==> build 90 <==
==> flow/design.v <==
module processor
(
	output reg w_en,
	output reg done,
	output reg [7:0] addr,
	output reg [31:0] data_out,
	input clk,
	input rst_n,
	input start,
	input [31:0] data_in
);
	parameter RESET = 3'd0;
	parameter READ_DATA = 3'd1;
	parameter READ_INSTRUCTON = 3'd2;
	parameter DELAY = 3'd3;
	parameter EXECUTE = 3'd4;
	parameter ADD = 3'd0;
	parameter SUB = 3'd1;
	parameter MUL = 3'd2;
	parameter TR = 3'd3;
	parameter DET = 3'd4;
	reg [2:0] cs,ns;
	reg [1:0] read_data_counter;
	reg [3:0] a11,a12,a21,a22,b11,b12,b21,b22;
	always@(posedge clk or negedge rst_n)begin
		if(~rst_n) cs <= RESET;
		else cs <= ns;
	end
	always@(*)begin
		case(cs)
			RESET : ns = (start & rst_n) ? READ_DATA : RESET;
			READ_DATA : ns = (read_data_counter == 2) ? READ_INSTRUCTON : READ_DATA;
			READ_INSTRUCTON : ns = DELAY;
			DELAY : ns = EXECUTE;
			EXECUTE : ns = RESET;
			default : ns = RESET;
		endcase
	end
	always@(posedge clk or negedge rst_n)begin
		if(~rst_n)begin
			done <= 0;
			w_en <= 0;
			addr <= 8'd255;
			data_out <= 0;
			read_data_counter <= 0;
			a11 <= 0;
			a12 <= 0;
			a21 <= 0; 
			a22 <= 0;
			b11 <= 0;
			b12 <= 0;
			b21 <= 0;
			b22 <= 0;	
		end
		else begin
			case(ns)
				RESET : begin
					done <= 0;
					w_en <= 0;
					addr <= 8'd255;
					data_out <= 0;
					read_data_counter <= 0;
					a11 <= 0;
					a12 <= 0;
					a21 <= 0; 
					a22 <= 0;
					b11 <= 0;
					b12 <= 0;
					b21 <= 0;
					b22 <= 0;
				end
				READ_DATA : begin
					done <= 0;
					w_en <= 0;
					addr <= 8'd255;
					data_out <= 0;
					read_data_counter <= read_data_counter + 1;
					a11 <= data_in[3:0];
					a12 <= data_in[7:4];
					a21 <= data_in[11:8]; 
					a22 <= data_in[15:12];
					b11 <= data_in[19:16];
					b12 <= data_in[23:20];
					b21 <= data_in[27:24];
					b22 <= data_in[31:28];
				end
				READ_INSTRUCTON : begin
					done <= 0;
					w_en <= 0;
					addr <= 0;
					data_out <= 0;
					read_data_counter <= 0;
					a11 <= a11;
					a12 <= a12;
					a21 <= a21; 
					a22 <= a22;
					b11 <= b11;
					b12 <= b12;
					b21 <= b21;
					b22 <= b22;
				end
				DELAY : begin
					done <= done;
					w_en <= w_en;
					addr <= addr;
					data_out <= 0;
					read_data_counter <= 0;
					a11 <= a11;
					a12 <= a12;
					a21 <= a21; 
					a22 <= a22;
					b11 <= b11;
					b12 <= b12;
					b21 <= b21;
					b22 <= b22;
				end
				EXECUTE : begin
					addr <= data_in[7:0];
					read_data_counter <= read_data_counter;
					a11 <= a11;
					a12 <= a12;
					a21 <= a21; 
					a22 <= a22;
					b11 <= b11;
					b12 <= b12;
					b21 <= b21;
					b22 <= b22;
					case(data_in[31:29])
						ADD : begin
							done <= 1;
							w_en <= 1;
							data_out [7:0] <= $signed(a11) + $signed(b11);
							data_out [15:8] <= $signed(a12) + $signed(b12);
							data_out [23:16] <= $signed(a21) + $signed(b21);
							data_out [31:24] <= $signed(a22) + $signed(b22);
						end
						SUB : begin
							done <= 1;
							w_en <= 1;
							data_out [7:0] <= $signed(a11) - $signed(b11);
							data_out [15:8] <= $signed(a12) - $signed(b12);
							data_out [23:16] <= $signed(a21) - $signed(b21);
							data_out [31:24] <= $signed(a22) - $signed(b22);
						end
						MUL : begin
							done <= 1;
							w_en <= 1;
							data_out [7:0] <= ($signed(a11) * $signed(b11)) + ($signed(a12) * $signed(b21));
							data_out [15:8] <= ($signed(a11) * $signed(b12)) + ($signed(a12) * $signed(b22));
							data_out [23:16] <= ($signed(a21) * $signed(b11)) + ($signed(a22) * $signed(b21));
							data_out [31:24] <= ($signed(a21) * $signed(b12)) + ($signed(a22) * $signed(b22));
						end
						TR : begin
							done <= 1;
							w_en <= 1;
							data_out [7:0] <= {a11[3],a11[3],a11[3],a11[3],a11};
							data_out [15:8] <= {a21[3],a21[3],a21[3],a21[3],a21};
							data_out [23:16] <= {a12[3],a12[3],a12[3],a12[3],a12};
							data_out [31:24] <= {a22[3],a22[3],a22[3],a22[3],a22};
						end
						DET : begin
							done <= 1;
							w_en <= 1;
							data_out <= ($signed(a11) * $signed(a22)) - ($signed(a12) * $signed(a21));
						end
						default : begin
							done <= 0;
							w_en <= 0;
						end
					endcase
				end
			endcase
		end
	end
endmodule
==> flow/run.sh <==
#!/bin/bash
# the make line also repeats each setting of config.mk as NAME=value (left out here)
make -C /OpenROAD-flow-scripts/flow DESIGN_CONFIG=/design/flow/config.mk WORK_HOME=/design/flow/orfs CLKGATE_MAP_FILE= finish
==> flow/config.mk <==
export PLATFORM = sky130hd
export DESIGN_NAME = processor
export DESIGN_NICKNAME = processor
export VERILOG_FILES = /design/flow/design.v
export SDC_FILE = /design/flow/constraint.sdc
export NUM_CORES = 4
export LEC_CHECK = 0
export CAP_MARGIN = 20
export CELL_PAD_IN_SITES_DETAIL_PLACEMENT = 1
export CORE_MARGIN = 9
export CORE_UTILIZATION = 43
export CTS_CLUSTER_SIZE = 41
export GPL_TIMING_DRIVEN = 1
export PLACE_DENSITY_LB_ADDON = 0.04
export SETUP_SLACK_MARGIN = 0.93
export SLEW_MARGIN = 20
==> flow/constraint.sdc <==
create_clock -name core_clock -period 3.38 [get_ports {clk}]
set_input_delay 0.6760 -clock core_clock [delete_from_list [all_inputs] [get_ports {clk}]]
set_output_delay 0.6760 -clock core_clock [all_outputs]
set_load 0.01 [all_outputs]
==> trial 36: changes against build 90 <==
==> flow/config.mk (replaced) <==
export PLATFORM = sky130hd
export DESIGN_NAME = processor
export DESIGN_NICKNAME = processor
export VERILOG_FILES = /design/flow/design.v
export SDC_FILE = /design/flow/constraint.sdc
export NUM_CORES = 4
export LEC_CHECK = 0
export ABC_AREA = 1
export CAP_MARGIN = 20
export CORE_MARGIN = 2
export CORE_UTILIZATION = 70
export CTS_CLUSTER_DIAMETER = 102
export GPL_ROUTABILITY_DRIVEN = 0
export GPL_TIMING_DRIVEN = 1
export MAX_ROUTING_LAYER = met4
export PLACE_DENSITY_LB_ADDON = 0.1
export SLEW_MARGIN = 20
==> flow/constraint.sdc (replaced) <==
create_clock -name core_clock -period 4.86 [get_ports {clk}]
set_input_delay 0.9720 -clock core_clock [delete_from_list [all_inputs] [get_ports {clk}]]
set_output_delay 0.9720 -clock core_clock [all_outputs]
set_load 0.01 [all_outputs]
==> qor summary <==
Met1 Use GR: build 90 32.9%; trial 36 50.8%
Fa+ha+maj area frac: build 90 40.7%; trial 36 37.7%
Multiplexer share of the synthesized area: build 90 0.733%; trial 36 0%
DP Area: build 90 0.0145 mm^2; trial 36 0.0137 mm^2
Sequential cell area fraction in the yosys report: build 90 17.3%; trial 36 16.1%
GRT Total Usage: build 90 24.6%; trial 36 42.2%
Syn Inst Count: build 90 1,297; trial 36 1,684
Number of distinct library cells after synthesis: build 90 49; trial 36 45
Initial antenna violation count: build 90 0; trial 36 1
XOR/XNOR share of the synthesized area: build 90 7.20%; trial 36 2.59%
Synth Area in Simple Gates: build 90 11.9%; trial 36 19.0%
Post-CTS repair timing setup buffer count: build 90 7; trial 36 0
Result of the run: build 90 failed layout checks; trial 36 did not finish
Stage where the flow stopped: build 90 -; trial 36 detailed routing
Layout check failures: build 90 negative setup slack; trial 36 -
Pin count of the biggest net entering global routing: build 90 55; trial 36 82
Met3 capacity usage during global routing: build 90 4.85%; trial 36 12.1%
Avg Cell Area, Syn: build 90 8.95 um^2; trial 36 7.43 um^2
Mapped Area: build 90 0.0116 mm^2; trial 36 0.0125 mm^2
Total cell area reported by yosys after synthesis: build 90 0.0116 mm^2; trial 36 0.0125 mm^2
Cell count in the Yosys report: build 90 1,297; trial 36 1,684
Placeable core region: build 90 0.0263 mm^2; trial 36 0.0174 mm^2
Worst setup slack after placement: build 90 -1280 ps; trial 36 152 ps
Via count of the first global-routing pass: build 90 11,230; trial 36 11,752
Aoi/oai-family share of the synthesized area: build 90 12.7%; trial 36 10.3%
Gates resized, CTS repair: build 90 72; trial 36 0
